==> inputs of job 5264 <==
==> flow/design.v <==
module cordic(clk, angle, sine, cosine);
  input clk;
  input signed [31:0] angle;  
  output signed [15:0] sine;  
  output signed [15:0] cosine;
  reg signed [15:0] x [0:12];
  reg signed [15:0] y [0:12];
  reg signed [31:0] z [0:12];
  parameter scaling_factor = 19896;  
  wire [1:0] sector;
  assign sector = angle[31:30];
  assign sine = y[12];
  assign cosine = x[12];
  wire signed [31:0] theta [0:12];
  assign theta [ 0] = 'h20000000;   
  assign theta [ 1] = 'h12E4051D;   
  assign theta [ 2] = 'h9FB385B;    
  assign theta [ 3] = 'h51111D4;    
  assign theta [ 4] = 'h28B0D43;    
  assign theta [ 5] = 'h145D7E1;    
  assign theta [ 6] = 'hA2F61E;     
  assign theta [ 7] = 'h517C55;     
  assign theta [ 8] = 'h28BE53;     
  assign theta [ 9] = 'h145F2E;     
  assign theta [10] = 'hA2F98;      
  assign theta [11] = 'h517CC;      
  assign theta [12] = 'h28BE6;      
  always @(posedge clk)
  begin 
    if (sector == 2'b00) begin
	  x[0] <= scaling_factor;
      y[0] <= 0;
      z[0] <= angle;      
    end
    else if  (sector == 2'b11) begin
	  x[0] <= scaling_factor;
      y[0] <= 0;
      z[0] <= angle;      
    end      
    else if (sector == 2'b01) begin
      x[0] <= -0;
      y[0] <= scaling_factor;
      z[0] <= {2'b00,angle[29:0]};      
    end
    else if (sector == 2'b10) begin
      x[0] <= 0;
      y[0] <= -scaling_factor;
      z[0] <= {2'b11,angle[29:0]};
    end
  end
  genvar i;
  generate
    for (i=0; i<13; i=i+1)
      begin
        wire sgn; 
	assign sgn = z[i][31];  
	wire signed [15:0] xnew, ynew;
        assign xnew = x[i] >>> i;  
        assign ynew = y[i] >>> i;
        always @(posedge clk)
          begin
            if (sgn==1)
              begin
                x[i+1] <= x[i]+ynew;
                y[i+1] <= y[i]-xnew;
                z[i+1] <= z[i]+theta[i];
              end
            else
              begin
                x[i+1] <= x[i]-ynew;
                y[i+1] <= y[i]+xnew;
                z[i+1] <= z[i]-theta[i];
              end
          end
      end
  endgenerate
endmodule
==> flow/run.sh <==
#!/bin/bash
# the make line also repeats each setting of config.mk as NAME=value (left out here)
make -C /OpenROAD-flow-scripts/flow DESIGN_CONFIG=/design/flow/config.mk WORK_HOME=/design/flow/orfs CLKGATE_MAP_FILE= finish
==> flow/config.mk <==
export PLATFORM = sky130hd
export DESIGN_NAME = cordic
export DESIGN_NICKNAME = cordic
export VERILOG_FILES = /design/flow/design.v
export SDC_FILE = /design/flow/constraint.sdc
export NUM_CORES = 4
export LEC_CHECK = 0
export ABC_AREA = 1
export CAP_MARGIN = 20
export CORE_ASPECT_RATIO = 1.12
export CORE_MARGIN = 2
export CORE_UTILIZATION = 72
export CTS_CLUSTER_DIAMETER = 49
export CTS_CLUSTER_SIZE = 10
export PLACE_DENSITY_LB_ADDON = 0.08
export SETUP_SLACK_MARGIN = 0.31
export SLEW_MARGIN = 20
export TNS_END_PERCENT = 5
==> flow/constraint.sdc <==
create_clock -name core_clock -period 1.03 [get_ports {clk}]
set_input_delay 0.2060 -clock core_clock [delete_from_list [all_inputs] [get_ports {clk}]]
set_output_delay 0.2060 -clock core_clock [all_outputs]
set_load 0.01 [all_outputs]
==> job 9602: changes against job 5264 <==
- CAP_MARGIN: 20 -> 0
- CORE_ASPECT_RATIO: 1.12 -> 1.41
- CTS_CLUSTER_DIAMETER: 49 -> not set
- PLACE_DENSITY: not set -> 0.42
- PLACE_DENSITY_LB_ADDON: 0.08 -> not set
- SETUP_SLACK_MARGIN: 0.31 -> not set
- TNS_END_PERCENT: 5 -> 10
==> flow/constraint.sdc (replaced) <==
create_clock -name core_clock -period 2.59 [get_ports {clk}]
set_input_delay 0.5180 -clock core_clock [delete_from_list [all_inputs] [get_ports {clk}]]
set_output_delay 0.5180 -clock core_clock [all_outputs]
set_load 0.01 [all_outputs]
==> deck_impl_summary.md <==
Physical Implementation Snapshot

Run status
  – Run status: aborted with a tool error
  – Failing step: clock tree synthesis
  – First reported error: [ERROR DPL-0033] detailed placement checks failed during check placement.

Placement
  – Cell total after placement: 11930
  – Setup Slack @ Placement: -1656 ps
  – Final Wtd Congestion: 1.035
  – Cell area reported after detailed placement: 74310 um^2
  – Half-perimeter wire length after placement: 164.6 mm

Floorplan
  – Core area: 81660 um^2
  – Site row count: 111
  – Die height: 307.5 um

Logic synthesis
  – Most used flip-flop cell: dfxtp_1
[end of results for job 5264]
==> deck_impl_summary.md <==
Implementation Results

Logic synthesis
  – Most used flip-flop cell: dfxtp_1

Run status
  – Run status: finished with violations
  – Layout Check Fails: negative setup slack

Placement
  – Final Wtd Congestion: 1.080
  – Setup Slack @ Placement: -84.98 ps
  – Half-perimeter wire length after placement: 138.8 mm
  – Cell area reported after detailed placement: 62420 um^2

Floorplan
  – Die height: 344.6 um
  – Core area: 81300 um^2
  – Site row count: 124

STA
  – Final setup fails: 26
  – Post-route worst setup slack: -186.6 ps

Cells and area
  – Number of sequential cells in the layout: 724

Worst setup path
  – Data required, critical path: 3200 ps
[end of results for job 9602]

==> onyx: inputs <==
RTL: the design.v shown in full above, as it stands there.
Settings: LEC_CHECK=0, CAP_MARGIN=5, CORE_MARGIN=2, CORE_UTILIZATION=72, CTS_CLUSTER_DIAMETER=147, PLACE_DENSITY=0.63, SETUP_SLACK_MARGIN=0.49, SLEW_MARGIN=20; clock period 3.43 ns.
run.sh (not shown) runs the stock make flow with config.mk's settings and CLKGATE_MAP_FILE=.
==> inputs of tundra, as changes to onyx <==
==> flow/config.mk (replaced) <==
export PLATFORM = sky130hd
export DESIGN_NAME = cordic
export DESIGN_NICKNAME = cordic
export VERILOG_FILES = /design/flow/design.v
export SDC_FILE = /design/flow/constraint.sdc
export NUM_CORES = 4
export LEC_CHECK = 0
export CAP_MARGIN = 20
export CORE_MARGIN = 2
export CORE_UTILIZATION = 40
export SLEW_MARGIN = 20
==> flow/constraint.sdc (replaced) <==
create_clock -name core_clock -period 3.5 [get_ports {clk}]
set_input_delay 0.7000 -clock core_clock [delete_from_list [all_inputs] [get_ports {clk}]]
set_output_delay 0.7000 -clock core_clock [all_outputs]
set_load 0.01 [all_outputs]
==> comparison <==
- onyx reached the layout checks and failed them: negative setup slack. tundra finished with timing, DRC and antenna clean.
- Of onyx and tundra, onyx has the higher hold slack (gap 0.0031 ns).
- Of onyx and tundra, tundra has the higher die size (gap about 44%, measured against tundra).
- Of tundra and onyx, onyx has the higher cell area (gap 11%, measured against onyx).
- Of tundra and onyx, tundra has the higher fmax (gap 4.8%, measured against onyx).
==> figures <==
Delay contributed by the slowest stage of the critical path: onyx 0.36 ns; tundra 0.44 ns
Cell type of the slowest stage on the worst timing path: onyx sky130_fd_sc_hd__dfxtp_4; tundra sky130_fd_sc_hd__dfxtp_1
Die Width: onyx 258 um; tundra 345 um
Routed length on met3: onyx 12100 um; tundra 2090 um
Total buffers and inverters traversed by the critical path: onyx 7; tundra 1
Final weighted congestion of routability-driven global placement: onyx 0.904; tundra 0.889
Logic share of the area: onyx 0.591; tundra 0.586
Die footprint: onyx 66800 sq um; tundra 119000 sq um
Result of the run: onyx failed layout checks; tundra timing/DRC/antenna clean
Reasons for failing layout checks: onyx negative setup slack; tundra -
Initial antenna violation count: onyx 2; tundra 0
